==> branch violet: inputs <==
==> flow/design.v <==
`timescale 1ns / 1ps
module scrambler
 #(parameter WIDTH = 32,
   parameter SEED = 7'b1111111)
  (input aclk,
   input aresetn,
   input [WIDTH-1:0] s_axis_tdata,
   input [3:0] s_axis_tuser,
   input s_axis_tvalid,
   output s_axis_tready,
   input s_axis_tlast,
   output reg [WIDTH-1:0] m_axis_tdata,
   output reg [3:0] m_axis_tuser,
   output reg m_axis_tvalid,
   input m_axis_tready,
   output reg m_axis_tlast);
  localparam TAIL_MASK = {{7{1'b0}}, {(WIDTH-7){1'b1}}};
  wire axis_tready_int = m_axis_tready;
  assign s_axis_tready = axis_tready_int;
  wire m_handshake = m_axis_tvalid && axis_tready_int;
  wire s_handshake = s_axis_tvalid && axis_tready_int;
  reg [6:0] lfsr;
  wire [WIDTH-1:0] fb;
  genvar i;
  generate
    for (i = 0; i < WIDTH; i = i + 1) begin : gen_feedback
      if (i < 4)
        assign fb[i] = lfsr[i+3] ^ lfsr[i];
      else if (i < 7)
        assign fb[i] = lfsr[i] ^ fb[i-4];
      else
        assign fb[i] = fb[i-7] ^ fb[i-4];
    end
  endgenerate
  always @(posedge aclk)
    if (~aresetn) begin
      m_axis_tdata <= {WIDTH{1'b0}};
      m_axis_tuser <= 4'h0;
      m_axis_tlast <= 1'b0;
      m_axis_tvalid <= 1'b0;
    end
    else if (s_handshake) begin
      if (s_axis_tlast)
        m_axis_tdata <= (s_axis_tdata ^ fb) & TAIL_MASK;
      else
        m_axis_tdata <= s_axis_tdata ^ fb;
      m_axis_tuser <= s_axis_tuser;
      m_axis_tlast <= s_axis_tlast;
      m_axis_tvalid <= 1'b1;
    end
    else if (m_handshake)
      m_axis_tvalid <= 1'b0;
  always @(posedge aclk)
    if (~aresetn)
      lfsr <= SEED;
    else if (s_handshake)
      lfsr <= fb[WIDTH-1:WIDTH-7];
endmodule
`timescale 1ns / 1ps
module encoder
 #(parameter WIDTH = 24)
  (input aclk,
   input aresetn,
   input [WIDTH-1:0] s_axis_tdata,
   input [3:0] s_axis_tuser,
   input s_axis_tvalid,
   output s_axis_tready,
   input s_axis_tlast,
   output reg [2*WIDTH-1:0] m_axis_tdata,
   output reg [3:0] m_axis_tuser,
   output reg m_axis_tvalid,
   input m_axis_tready,
   output reg m_axis_tlast);
  localparam HISTSIZE = 6;
  wire axis_tready_int = m_axis_tready;
  assign s_axis_tready = axis_tready_int;
  wire m_handshake = m_axis_tvalid && axis_tready_int;
  wire s_handshake = s_axis_tvalid && axis_tready_int;
  reg [2*WIDTH-1:0] m_axis_tdata_int;
  wire [WIDTH-1:0] g0;
  wire [WIDTH-1:0] g1;
  wire [2*WIDTH-1:0] hr;
  wire [2*WIDTH-1:0] tfr;
  wire [2*WIDTH-1:0] ttr;
  reg [HISTSIZE-1:0] history;
  wire [WIDTH+HISTSIZE-1:0] operand = {s_axis_tdata, history};
  genvar i;
  generate
    for (i = 0; i < WIDTH; i = i + 1) begin : gen_poly
      assign g0[i] = operand[i+6] ^ operand[i+4] ^ operand[i+3] ^ operand[i+1] ^ operand[i];
      assign g1[i] = g0[i] ^ operand[i+5] ^ operand[i+1];
    end
    for (i = 0; i < 2*WIDTH-1; i = i + 2) begin : gen_half_rate
      assign hr[i]   = g0[i/2];
      assign hr[i+1] = g1[i/2];
    end
    for (i = 0; i < 3*WIDTH/2-2; i = i + 3) begin : gen_two_thirds
      assign ttr[i]   = g0[2*(i/3)];
      assign ttr[i+1] = g1[2*(i/3)];
      assign ttr[i+2] = g0[2*(i/3)+1];
    end
    for (i = 0; i < 4*WIDTH/3-3; i = i + 4) begin : gen_three_fourths
      assign tfr[i]   = g0[i-i/4];
      assign tfr[i+1] = g1[i-i/4];
      assign tfr[i+2] = g0[i-i/4+1];
      assign tfr[i+3] = g1[i-i/4+2];
    end
  endgenerate
  assign ttr[2*WIDTH-1:3*WIDTH/2] = 0;
  assign tfr[2*WIDTH-1:4*WIDTH/3] = 0;
  always @*
    case (s_axis_tuser)
      4'b1111, 4'b0111, 4'b1011, 4'b0011:
        m_axis_tdata_int = tfr;
      4'b0001:
        m_axis_tdata_int = ttr;
      default:
        m_axis_tdata_int = hr;
    endcase
  always @(posedge aclk)
    if (~aresetn) begin
      m_axis_tdata <= {2*WIDTH{1'b0}};
      m_axis_tuser <= 4'h0;
      m_axis_tlast <= 1'b0;
      m_axis_tvalid <= 1'b0;
    end
    else if (s_handshake) begin
      m_axis_tdata <= m_axis_tdata_int;
      m_axis_tuser <= s_axis_tuser;
      m_axis_tlast <= s_axis_tlast;
      m_axis_tvalid <= 1'b1;
    end
    else if (m_handshake)
      m_axis_tvalid <= 1'b0;
  always @(posedge aclk)
    if (~aresetn)
      history <= {HISTSIZE{1'b0}};
    else if (s_handshake)
      history <= s_axis_tdata[WIDTH-1:WIDTH-HISTSIZE];
endmodule
`timescale 1ns / 1ps
module system
  #(parameter WIDTH = 24)
   (input aclk,
    input aresetn,
    input [WIDTH-1:0] s_axis_tdata,
    input s_axis_tvalid,
    output s_axis_tready,
    input s_axis_tlast,
    input [3:0] s_axis_tuser,
    output [2*WIDTH-1:0] m_axis_tdata,
    output m_axis_tvalid,
    input m_axis_tready,
    output m_axis_tlast,
    output [3:0] m_axis_tuser);
    localparam SEED = 7'b1011101;
    wire [WIDTH-1:0] s2e_tdata;
    wire s2e_tvalid;
    wire s2e_tready;
    wire s2e_tlast;
    wire [3:0] s2e_tuser;
    scrambler #(.WIDTH(WIDTH), .SEED(SEED)) scrambler_i(
        .aclk(aclk),
        .aresetn(aresetn),
        .s_axis_tdata(s_axis_tdata),
        .s_axis_tvalid(s_axis_tvalid),
        .s_axis_tready(s_axis_tready),
        .s_axis_tuser(s_axis_tuser),
        .s_axis_tlast(s_axis_tlast),
        .m_axis_tdata(s2e_tdata),
        .m_axis_tvalid(s2e_tvalid),
        .m_axis_tready(s2e_tready),
        .m_axis_tuser(s2e_tuser),
        .m_axis_tlast(s2e_tlast)
    );
    encoder #(.WIDTH(WIDTH)) encoder_i(
        .aclk(aclk),
        .aresetn(aresetn),
        .s_axis_tdata(s2e_tdata),
        .s_axis_tvalid(s2e_tvalid),
        .s_axis_tready(s2e_tready),
        .s_axis_tuser(s2e_tuser),
        .s_axis_tlast(s2e_tlast),
        .m_axis_tdata(m_axis_tdata),
        .m_axis_tvalid(m_axis_tvalid),
        .m_axis_tready(m_axis_tready),
        .m_axis_tuser(m_axis_tuser),
        .m_axis_tlast(m_axis_tlast)
    );
endmodule
==> flow/run.sh <==
#!/bin/bash
# the make line also repeats each setting of config.mk as NAME=value (left out here)
make -C /OpenROAD-flow-scripts/flow DESIGN_CONFIG=/design/flow/config.mk WORK_HOME=/design/flow/orfs CLKGATE_MAP_FILE= finish
==> flow/config.mk <==
export PLATFORM = sky130hd
export DESIGN_NAME = system
export DESIGN_NICKNAME = system
export VERILOG_FILES = /design/flow/design.v
export SDC_FILE = /design/flow/constraint.sdc
export NUM_CORES = 4
export LEC_CHECK = 0
export ABC_AREA = 0
export CAP_MARGIN = 0
export CORE_MARGIN = 2
export CORE_UTILIZATION = 72
export CTS_CLUSTER_DIAMETER = 78
export CTS_CLUSTER_SIZE = 71
export GPL_TIMING_DRIVEN = 1
export HOLD_SLACK_MARGIN = 0.29
export MAX_ROUTING_LAYER = met4
export PLACE_DENSITY_LB_ADDON = 0.09
export SETUP_SLACK_MARGIN = 0.24
export SLEW_MARGIN = 20
export TNS_END_PERCENT = 75
==> flow/constraint.sdc <==
create_clock -name core_clock -period 2.11 [get_ports {aclk}]
set_input_delay 0.4220 -clock core_clock [delete_from_list [all_inputs] [get_ports {aclk}]]
set_output_delay 0.4220 -clock core_clock [all_outputs]
set_load 0.01 [all_outputs]
==> branch pepper (differences from branch violet) <==
==> flow/config.mk (replaced) <==
export PLATFORM = sky130hd
export DESIGN_NAME = system
export DESIGN_NICKNAME = system
export VERILOG_FILES = /design/flow/design.v
export SDC_FILE = /design/flow/constraint.sdc
export NUM_CORES = 4
export LEC_CHECK = 0
export CAP_MARGIN = 20
export CORE_MARGIN = 2
export CORE_UTILIZATION = 40
export SETUP_SLACK_MARGIN = 0.32
export SLEW_MARGIN = 20
==> flow/constraint.sdc (replaced) <==
create_clock -name core_clock -period 2.78 [get_ports {aclk}]
set_input_delay 0.5560 -clock core_clock [delete_from_list [all_inputs] [get_ports {aclk}]]
set_output_delay 0.5560 -clock core_clock [all_outputs]
set_load 0.01 [all_outputs]
==> branch delta (differences from branch violet) <==
==> flow/config.mk (replaced) <==
export PLATFORM = sky130hd
export DESIGN_NAME = system
export DESIGN_NICKNAME = system
export VERILOG_FILES = /design/flow/design.v
export SDC_FILE = /design/flow/constraint.sdc
export NUM_CORES = 4
export LEC_CHECK = 0
export CAP_MARGIN = 0
export CORE_MARGIN = 2
export CORE_UTILIZATION = 66
export HOLD_SLACK_MARGIN = -0.09
export SLEW_MARGIN = 20
==> flow/constraint.sdc (replaced) <==
create_clock -name core_clock -period 1.6 [get_ports {aclk}]
set_input_delay 0.3200 -clock core_clock [delete_from_list [all_inputs] [get_ports {aclk}]]
set_output_delay 0.3200 -clock core_clock [all_outputs]
set_load 0.01 [all_outputs]
==> comparison table <==
	branch delta	branch pepper	branch violet
Status	aborted with a tool error	no timing/DRC/antenna violations	no timing/DRC/antenna violations
Stage where the flow stopped	clock tree synthesis (4_1_cts)	-	-
Endpoint type of the worst setup path	-	output pin	flip-flop
Final #Nets	-	689	708
Worst endpoint data arrival time	-	1.74 ns	2.17 ns
Die height	99.8 µm	127 µm	95.8 µm
Met1 track demand over resource	-	30.4%	54.6%
# diodes	-	0	0
Inverter count	-	1	1
Total clock buffers created by CTS	-	9	9
WL met2	-	7.31 mm	8.66 mm
Number of instances resized during post-cts repair	-	0	6
Top routing layer in use	-	met4	met4
H-tree levels	-	3	3
Cell class with the largest area share	-	combinational gates	combinational gates
Clock buffers	-	9	10
Worst Hold Margin	-	0.457 ns	0.463 ns
